Setup of run 1:
==> flow/design.v (excerpt) <==
module median
#(
    parameter MEM_DATA_WIDTH = 32,
    parameter LUT_ADDR_WIDTH = 10,  
    parameter MEM_ADDR_WIDTH = 10,  
    parameter PIXEL_DATA_WIDTH = 8,
    parameter IMG_WIDTH  = 320,
    parameter IMG_HEIGHT = 320
)(
    input clk,  
    input rst_n,  
    input [31:0] word0,
    input [31:0] word1,
    input [31:0] word2,
    output [PIXEL_DATA_WIDTH-1:0] pixel1,
    output [PIXEL_DATA_WIDTH-1:0] pixel2,
    output [PIXEL_DATA_WIDTH-1:0] pixel3,
    output [PIXEL_DATA_WIDTH-1:0] pixel4,
    output [LUT_ADDR_WIDTH-1:0] raddr_a,
    output [LUT_ADDR_WIDTH-1:0] raddr_b,
    output [LUT_ADDR_WIDTH-1:0] raddr_c,
    output [MEM_ADDR_WIDTH-1:0] waddr
);
    wire [PIXEL_DATA_WIDTH-1:0] x2_y1;
    wire [PIXEL_DATA_WIDTH-1:0] x2_y0;
    wire [PIXEL_DATA_WIDTH-1:0] x2_ym1;
    wire [PIXEL_DATA_WIDTH-1:0] x1_y1;
    wire [PIXEL_DATA_WIDTH-1:0] x1_y0;
    wire [PIXEL_DATA_WIDTH-1:0] x1_ym1;
    wire [PIXEL_DATA_WIDTH-1:0] x0_y1;
  ...
For scale: ~3,600 cells after synthesis, roughly 130 flip-flops, ~170 I/O pins, roughly 22,000 sq um of cells after synthesis.
==> flow/config.mk <==
export PLATFORM = sky130hd
export DESIGN_NAME = median
export DESIGN_NICKNAME = median
export VERILOG_FILES = /design/flow/design.v
export SDC_FILE = /design/flow/constraint.sdc
export NUM_CORES = 4
export LEC_CHECK = 0
export ABC_AREA = 1
export CAP_MARGIN = 40
export CELL_PAD_IN_SITES_DETAIL_PLACEMENT = 1
export CELL_PAD_IN_SITES_GLOBAL_PLACEMENT = 3
export CORE_ASPECT_RATIO = 1.07
export CORE_MARGIN = 2
export CORE_UTILIZATION = 40
export CTS_CLUSTER_DIAMETER = 176
export GPL_ROUTABILITY_DRIVEN = 1
export GPL_TIMING_DRIVEN = 0
export HOLD_SLACK_MARGIN = 0.23
export SETUP_SLACK_MARGIN = 5.0
export SLEW_MARGIN = 20
export TNS_END_PERCENT = 80
==> flow/constraint.sdc <==
create_clock -name core_clock -period 30.0 [get_ports {clk}]
set_input_delay 6.0000 -clock core_clock [delete_from_list [all_inputs] [get_ports {clk}]]
set_output_delay 6.0000 -clock core_clock [all_outputs]
set_load 0.01 [all_outputs]
run.sh (not shown) runs the stock make flow with config.mk's settings and CLKGATE_MAP_FILE=.
Status(run 1) = ERROR, stage = global placement
diff inputs: run 1 => run 2
Settings: a change of CELL_PAD_IN_SITES_GLOBAL_PLACEMENT from 3 to 1; a deleted TNS_END_PERCENT that had been 80; a change of CTS_CLUSTER_DIAMETER from 176 to 181; a deleted CORE_ASPECT_RATIO that had been 1.07; a deleted CELL_PAD_IN_SITES_DETAIL_PLACEMENT that had been 1; a deleted HOLD_SLACK_MARGIN that had been 0.23; a deleted GPL_TIMING_DRIVEN that had been 0; an added MAX_ROUTING_LAYER of met4; a deleted GPL_ROUTABILITY_DRIVEN that had been 1; a change of CAP_MARGIN from 40 to 15; an added MIN_ROUTING_LAYER of met1.
## What came out
Across run 1 and run 2, a clean result was obtained everywhere but in run 1.
Flow for run 1 halted at global placement, error code GPL-0301.
| number of placement rows | lower: run 2 |
Reported for run 1 and run 2, XOR/XNOR share of the synthesized area turned out identical to the last digit.
Reported for run 1 and run 2, number of standard cells reported by yosys turned out identical to the last digit.
Comparing run 1 against run 2, there is no change at all in count of library flops with an enable pin.
Reported for run 1 and run 2, post-synthesis cell type count turned out identical to the last digit.
Effective utilization at floorplan: run 1 vs run 2 — no meaningful difference
Any difference in floorplan core area between run 2 and run 1 is small enough to ignore.
Reported for run 1 and run 2, synthesized flop and latch total turned out identical to the last digit.
| die extent in x | run 2 vs run 1 | about 3.4% higher |
The chip area of run 1 and that of run 2 are within noise of each other.
Post-synthesis chip area from yosys: run 1 vs run 2 identical
The inputs of run 3 differ from those of run 2 as listed below.
Settings: swapping 40 for 69 in CORE_UTILIZATION; swapping 181 for 184 in CTS_CLUSTER_DIAMETER; clearing CELL_PAD_IN_SITES_GLOBAL_PLACEMENT, which used to be 1; putting CTS_CLUSTER_SIZE at 100 where nothing was set; putting CORE_ASPECT_RATIO at 0.5 where nothing was set; clearing MAX_ROUTING_LAYER, which used to be met4; clearing MIN_ROUTING_LAYER, which used to be met1; swapping 15 for 20 in CAP_MARGIN; swapping 5.0 for -1.42 in SETUP_SLACK_MARGIN.
Findings:
Run 3 vs. run 2: global-route wire length before repair -12%, yosys stat chip area ~0 delta, share of the final layout cell area in multi-input gates +1.2 points. Period utilization, run 3 and run 2: larger value in run 3.
Input changes introduced in run 4 (baseline for comparison: run 3):
Settings: CORE_UTILIZATION: 69 -> 22; SETUP_SLACK_MARGIN: -1.42 -> -0.85.
==> comparison <==
- Run 4 has completed all stages; timing, DRC and antenna checks passed.
- After detailed routing, run 3 needs less wire than run 4.
- On number of logic stages on the critical path including buffering, the higher figure sits with run 4, not run 3.
- Setup slack of the critical path after layout: run 4 worse than run 3
- Comparing maximum cell stage delay along the critical path for run 4 and run 3, the smaller number came from run 4.
- Going from run 3 to run 4, minimum setup slack after placement fell by 0.52 ns; global-route usage dropped 25 points; final cell count rose 22%; fraction of the core area occupied by cells at floorplan went down 48 points.
- Looking at run 4 and run 3, the synthesized area is a wash.
> inputs changed (run 4 -> run 5)
Settings: CORE_ASPECT_RATIO changed from 0.5 to 1.76; CORE_UTILIZATION changed from 22 to 46; SETUP_SLACK_MARGIN removed (was -0.85).
## What came out
Taking run 4 as the reference, in run 5 final setup violation count has remained practically unchanged; total buffers and inverters traversed by the critical path now smaller. The number of buffers outside the clock class in the layout in run 5 sits about 2.5% above the value recorded for run 4. Compared with run 4, run 5 shows a lower delay of the slowest cell on the worst path. Diff run 4 -> run 5 | met2 routed wirelength | up by more than 10%. Final cell area: run 5 below run 4.
## Diff of input files: run 6 against run 5
Settings: PLACE_DENSITY_LB_ADDON now 0.1, previously not set; GPL_ROUTABILITY_DRIVEN now 0, previously not set; SETUP_SLACK_MARGIN now -1.39, previously not set; CORE_ASPECT_RATIO no longer set, was 1.76; CTS_CLUSTER_SIZE now 14, was 100; CORE_UTILIZATION now 41, was 46; CTS_CLUSTER_DIAMETER now 251, was 184.
==> comparison <==
Compared to run 5, run 6 has core utilization 5.3 points lower.
Per the comparison of run 6 with run 5, filler cell count saw an increase; final non-filler cell area saw little to no change; logic share of the area saw a decrease; final cell count saw an increase.
